## P
// cordic_stage
module cordic_stage (clk, reset, X_i, Y_i, Z_i, X_O, Y_O, Z_O);
  input clk;
  input reset;
  input  signed [15:0] X_i;
  input  signed [15:0] Y_i;
  input  signed [15:0] Z_i;
  output signed [15:0] X_O;
  output signed [15:0] Y_O;
  output signed [15:0] Z_O;
wire signed [15:0] as_O_asx_w_st1, as_O_asy_w_st1, as_O_asz_w_st1; 
wire signed [15:0] X_w_st1_st2, Y_w_st1_st2, Z_w_st1_st2;
wire signed [15:0] mux_z_st1_out;
wire dff_st1_out, xor_st1;
xor xor_gate(xor_st1, Z_i[15], Z_i[14]);
mux_2to1 mux_st1(.in0(Z_i), .in1({{2{Z_i[14]}}, {Z_i[13:0]}}), .sel(xor_st1), .out(mux_z_st1_out));
dff dff_st1(.in(xor_st1), .out(dff_st1_out), .clk(clk), .reset(reset));
add_sub asx_st1(.as_in1(X_i), .as_in2(Y_i), .as_control(~(mux_z_st1_out[15])), .as_out(as_O_asx_w_st1));
reg16b  reg16bxout_st1(.reg_in(as_O_asx_w_st1), .reg_out(X_w_st1_st2), .clk(clk), .reset(reset));
add_sub asy_st1(.as_in1(Y_i), .as_in2(X_i), .as_control(mux_z_st1_out[15]), .as_out(as_O_asy_w_st1));
reg16b  reg16byout_st1(.reg_in(as_O_asy_w_st1), .reg_out(Y_w_st1_st2), .clk(clk), .reset(reset));
add_sub asz_st1(.as_in1(mux_z_st1_out), .as_in2(16'h2000), .as_control(~(mux_z_st1_out[15])), .as_out(as_O_asz_w_st1));
reg16b  reg16bzout_st1(.reg_in(as_O_asz_w_st1), .reg_out(Z_w_st1_st2), .clk(clk), .reset(reset));
wire signed [15:0] as_O_asx_w_st2, as_O_asy_w_st2, as_O_asz_w_st2, X_w_st2_st3, Y_w_st2_st3, Z_w_st2_st3;
wire dff_st2_out;
dff dff_st2(.in(dff_st1_out), .out(dff_st2_out), .clk(clk), .reset(reset));
add_sub asx_st2(.as_in1(X_w_st1_st2), .as_in2(Y_w_st1_st2 >>> 1), .as_control(~(Z_w_st1_st2[15])), .as_out(as_O_asx_w_st2));
reg16b  reg16bxout_st2(.reg_in(as_O_asx_w_st2), .reg_out(X_w_st2_st3), .clk(clk), .reset(reset));
add_sub asy_st2(.as_in1(Y_w_st1_st2), .as_in2(X_w_st1_st2 >>> 1), .as_control(Z_w_st1_st2[15]), .as_out(as_O_asy_w_st2));
reg16b  reg16byout_st2(.reg_in(as_O_asy_w_st2), .reg_out(Y_w_st2_st3), .clk(clk), .reset(reset));
add_sub asz_st2(.as_in1(Z_w_st1_st2), .as_in2(16'h12E4), .as_control(~(Z_w_st1_st2[15])), .as_out(as_O_asz_w_st2));
reg16b  reg16bzout_st2(.reg_in(as_O_asz_w_st2), .reg_out(Z_w_st2_st3), .clk(clk), .reset(reset));
wire signed [15:0] as_O_asx_w_st3, as_O_asy_w_st3, as_O_asz_w_st3, X_w_st3_st4, Y_w_st3_st4, Z_w_st3_st4;
wire dff_st3_out;
  ...
clock: 4.81 ns
lec_check: 0
cap_margin: 20
cell_pad_in_sites_global_placement: 2
core_margin: 2
core_utilization: 47
gpl_routability_driven: 0
gpl_timing_driven: 0
hold_slack_margin: 0.19
slew_margin: 20
run.sh (not shown) runs the stock make flow with config.mk's settings and CLKGATE_MAP_FILE=.
Modified inputs, Q compared to P
Settings: clearing HOLD_SLACK_MARGIN, which used to be 0.19; putting ABC_AREA at 0 where nothing was set; putting MAX_ROUTING_LAYER at met4 where nothing was set; swapping 0 for 1 in GPL_TIMING_DRIVEN; putting MIN_ROUTING_LAYER at met1 where nothing was set; putting SETUP_SLACK_MARGIN at 0.04 where nothing was set.
==> comparison <==
P ended up with xnor2_1 as its master of the slowest instance on the critical path; Q ended up with dfxtp_1. Higher first-iteration DRC count goes to P over Q. Global-route usage was lower in Q than in P. Run comparison: Q endpoint of the most critical setup path X_O[12]; P endpoint of the most critical setup path X_O[4]. Sort P and Q by final instance area desc -> top: P.
The inputs of R differ from those of Q as listed below.
Settings: MAX_ROUTING_LAYER no longer set, was met4; CELL_PAD_IN_SITES_GLOBAL_PLACEMENT no longer set, was 2; ABC_AREA no longer set, was 0; GPL_TIMING_DRIVEN no longer set, was 1; SETUP_SLACK_MARGIN no longer set, was 0.04; GPL_ROUTABILITY_DRIVEN no longer set, was 0; MIN_ROUTING_LAYER no longer set, was met1; CORE_UTILIZATION now 70, was 47; the clock period (ns, I/O delays scaled along) now 3.17, was 4.81.
==> results <==
- Routed wire length went down slightly going from Q to R.
- Measured against each other, R and Q differ in via count, the lower figure coming from Q.
- The setup slack of R is smaller than that of Q.
- From the logs: R reached the end of the flow and failed the layout checks with setup timing.
Input changes introduced in S (baseline for comparison: R):
Settings: swapping 70 for 68 in CORE_UTILIZATION; swapping 3.17 for 2.86 in the clock period (ns, I/O delays scaled along).
--- outcome ---
STATUS estimated wirelength of the detail-placed design: S loses against R. Delta (S minus R): core region area higher, number of setup buffers added after CTS rose 56, I/O pin total saw little to no change, final RePlAce weighted congestion decreased 1.2%, die size picked up an extra 0.0025 mm^2. | number of cells in the design after placement | lower: R |. FAIL for each of S and R. Run status, S: aborted in 5_1_grt, error GRT-0232. Status R: flow complete, layout not clean - setup timing.

* * *

cordic_stage again, from the RTL that the note above started with.
// cordic_stage
module cordic_stage (clk, reset, X_i, Y_i, Z_i, X_O, Y_O, Z_O);
clock: 2.74 ns
lec_check: 0
cap_margin: 20
cell_pad_in_sites_detail_placement: 1
core_margin: 2
core_utilization: 46
cts_cluster_diameter: 319
cts_cluster_size: 70
gpl_routability_driven: 0
max_routing_layer: met5
min_routing_layer: met2
place_density_lb_addon: 0.07
slew_margin: 20
The starting point never finished: it broke off in global routing (5_1_grt) (GRT-0232).
Edit:
- CELL_PAD_IN_SITES_DETAIL_PLACEMENT: 1 -> unset
- CORE_UTILIZATION: 46 -> 40
- CTS_CLUSTER_DIAMETER: 319 -> unset
- CTS_CLUSTER_SIZE: 70 -> unset
- GPL_ROUTABILITY_DRIVEN: 0 -> unset
- MAX_ROUTING_LAYER: met5 -> unset
- MIN_ROUTING_LAYER: met2 -> unset
- PLACE_DENSITY_LB_ADDON: 0.07 -> unset
- SETUP_SLACK_MARGIN: unset -> 0.2
- clock period: 2.74 -> 3.52 ns (I/O delays scaled with it)
After rerunning: Now the flow completed with no timing, DRC or antenna violations; synthesized cell count does not change; synthesized area does not change; die size went up by 15%.
Edit:
- CORE_UTILIZATION: 40 -> 70
- CTS_CLUSTER_DIAMETER: unset -> 354
- CTS_CLUSTER_SIZE: unset -> 13
- SETUP_SLACK_MARGIN: 0.2 -> unset
- clock period: 3.52 -> 2.87 ns (I/O delays scaled with it)
The new run produced a layout that fails on negative setup slack.
Final cell count is unchanged.
Via count went up by 30%.
Cell area went up by 14%.
Sequential share of layout area went down by 2.8 points.
Edit:
- CORE_UTILIZATION: 70 -> 40
- CTS_CLUSTER_DIAMETER: 354 -> unset
- CTS_CLUSTER_SIZE: 13 -> unset
- MIN_ROUTING_LAYER: unset -> met2
- clock period: 2.87 -> 2.39 ns (I/O delays scaled with it)
Effect: The changed run finished but failed the layout checks on negative setup slack. Sequential cell count is unchanged. First-iteration DRC count goes up by 73%. Synthesized area does not change. Via count goes up by 32%. Wire length goes down by 5.2%. Cell count goes up by 24%. Worst setup slack improves by 0.051 ns. Count of clock-buffer cells in the layout goes up by 54.
Edit:
- CORE_UTILIZATION: 40 -> 70
- CTS_CLUSTER_SIZE: unset -> 32
- MIN_ROUTING_LAYER: met2 -> unset
- clock period: 2.39 -> 3.17 ns (I/O delays scaled with it)
After rerunning: The changed run finished but fails on negative setup slack. Wire length went down by 23%. Via count went down by 38%. Utilization went up by 15 points. Cell count went down by 25%.
Edit:
- CTS_CLUSTER_SIZE: 32 -> unset
- PLACE_DENSITY: unset -> 0.35
- SETUP_SLACK_MARGIN: unset -> 0.92
Result:
- The new run finished with negative setup slack left
- utilization goes up by 6.9 points
- routed wire length is higher by 24%
- die area does not change
- count of clock-buffer cells in the layout goes up by 15
- design area is higher by 8.5%
- hold slack got worse by 0.045 ns
- fmax drops by 9.4%
- worst setup slack degrades by 0.33 ns
- register-to-register slack gets worse by 0.41 ns

* * *

cordic_stage again, from the RTL that the note above started with.
clock: 1.39 ns
lec_check: 0
abc_area: 1
cap_margin: 20
core_margin: 2
core_utilization: 72
cts_cluster_diameter: 400
cts_cluster_size: 15
place_density: 0.42
setup_slack_margin: -0.07
slew_margin: 20
The starting point stopped in 3_5_place_dp with DPL-0038.
Edit:
- CTS_CLUSTER_DIAMETER: 400 -> 395
- CTS_CLUSTER_SIZE: 15 -> unset
- PLACE_DENSITY: 0.42 -> unset
- SETUP_SLACK_MARGIN: -0.07 -> unset
- TNS_END_PERCENT: unset -> 45
- clock period: 1.39 -> 2.66 ns (I/O delays scaled with it)
Effect:
- The changed run completed, yet does not pass: setup timing
- die area is unchanged
- area after synthesis is unchanged
- synthesized cell count is unchanged
Edit:
- ABC_AREA: 1 -> unset
- CORE_UTILIZATION: 72 -> 40
- CTS_CLUSTER_DIAMETER: 395 -> unset
- TNS_END_PERCENT: 45 -> unset
- clock period: 2.66 -> 3.52 ns (I/O delays scaled with it)
With this change the flow went through all stages and came out clean; design area went down by 7.0%; worst hold slack gets better by 0.17 ns; critical path depth is lower by 4; synthesized area went down by 3.7%.
Edit:
- CORE_UTILIZATION: 40 -> 69
- CTS_CLUSTER_DIAMETER: unset -> 392
- CTS_CLUSTER_SIZE: unset -> 95
- clock period: 3.52 -> 1.18 ns (I/O delays scaled with it)
After rerunning: Now the flow failed in 4_1_cts with DPL-0038; die size is lower by 42%; synthesized cell count does not change; synthesized area stays the same.

* * *

Setup of run 1:
cordic_stage again, from the RTL that the note above started with.
// cordic_stage
module cordic_stage (clk, reset, X_i, Y_i, Z_i, X_O, Y_O, Z_O);
==> flow/config.mk <==
export PLATFORM = sky130hd
export DESIGN_NAME = cordic_stage
export DESIGN_NICKNAME = cordic_stage
export VERILOG_FILES = /design/flow/design.v
export SDC_FILE = /design/flow/constraint.sdc
export NUM_CORES = 4
export LEC_CHECK = 0
export ABC_AREA = 1
export CAP_MARGIN = 25
export CELL_PAD_IN_SITES_GLOBAL_PLACEMENT = 0
export CORE_ASPECT_RATIO = 1.18
export CORE_MARGIN = 2
export CORE_UTILIZATION = 72
export CTS_CLUSTER_SIZE = 79
export GPL_ROUTABILITY_DRIVEN = 0
export GPL_TIMING_DRIVEN = 1
export MAX_ROUTING_LAYER = met4
export MIN_ROUTING_LAYER = met1
export PLACE_DENSITY_LB_ADDON = 0.01
export SLEW_MARGIN = 20
==> flow/constraint.sdc <==
create_clock -name core_clock -period 2.66 [get_ports {clk}]
set_input_delay 0.5320 -clock core_clock [delete_from_list [all_inputs] [get_ports {clk}]]
set_output_delay 0.5320 -clock core_clock [all_outputs]
set_load 0.01 [all_outputs]
Run 1: complete, dirty (negative setup slack)
[inputs] run 2 vs run 1
- ABC_AREA removed (was 1)
- GPL_ROUTABILITY_DRIVEN removed (was 0)
- CTS_CLUSTER_SIZE removed (was 79)
- GPL_TIMING_DRIVEN removed (was 1)
- CAP_MARGIN changed from 25 to 20
- CORE_UTILIZATION changed from 72 to 69
- MIN_ROUTING_LAYER removed (was met1)
- PLACE_DENSITY_LB_ADDON removed (was 0.01)
- CELL_PAD_IN_SITES_GLOBAL_PLACEMENT removed (was 0)
- MAX_ROUTING_LAYER removed (was met4)
- CORE_ASPECT_RATIO removed (was 1.18)
- the clock period (ns, I/O delays scaled along) changed from 2.66 to 2.09
[summary]
- Run 2: aborted in clock tree synthesis (tool error)
- Count of input and output buffers essentially unchanged between run 2 and run 1.
- Looking at run 1 and run 2, the share of flip-flops with an asynchronous set or reset after synthesis is a wash.
- Net count after synthesis ended up 1923 lower on run 2 than on run 1.
- Looking at core outline area, run 2 sits 270 um2 higher than run 1 does.
- [run 2] sequential fraction of the synthesis area rose 1.0 points relative to run 1
> inputs changed (run 2 -> run 3)
- CORE_UTILIZATION changed from 69 to 67
- CTS_CLUSTER_DIAMETER newly set to 362
- the clock period (ns, I/O delays scaled along) changed from 2.09 to 3.25
--- outcome ---
Status | run 3 and run 2 | clean except run 2. Diff run 2 -> run 3: fraction of the mapped netlist area in compound gates level, area inside the core boundary moved up, overall chip area moved up, parity-gate share of the synthesized area counting xor and xnor cells level. Run 3 — fraction of the core area occupied by cells at floorplan 1.7 points lower, run 2 as reference. Between run 3 and run 2, it is run 3 whose cell area reported after detailed placement is lower, by 20%. Run 2 -> run 3: synthesis-stage register bit count flat. Going from run 2 to run 3, number of placement rows +1, vertical die size +about 1.5%.
The inputs of run 4 differ from those of run 3 as listed below.
- putting PLACE_DENSITY at 0.91 where nothing was set
- putting SETUP_SLACK_MARGIN at 0.92 where nothing was set
- swapping 67 for 70 in CORE_UTILIZATION
- clearing CTS_CLUSTER_DIAMETER, which used to be 362
- swapping 3.25 for 3.17 in the clock period (ns, I/O delays scaled along)
Findings:
Summary across run 3 and run 4: the single failing run is run 4. For run 4, the flow was terminated by a tool error in global routing and produced no final design. Re average cell area after synthesis: no difference whatsoever between run 4 and run 3. Count of cells resized by post-cts repair, run 3 and run 4: smaller value in run 3. Max number of placed instances, taps included across run 3 and run 4: run 3. On core outline area, run 3 loses to run 4. Vertical die size, run 4 vs run 3: down by a few percent.
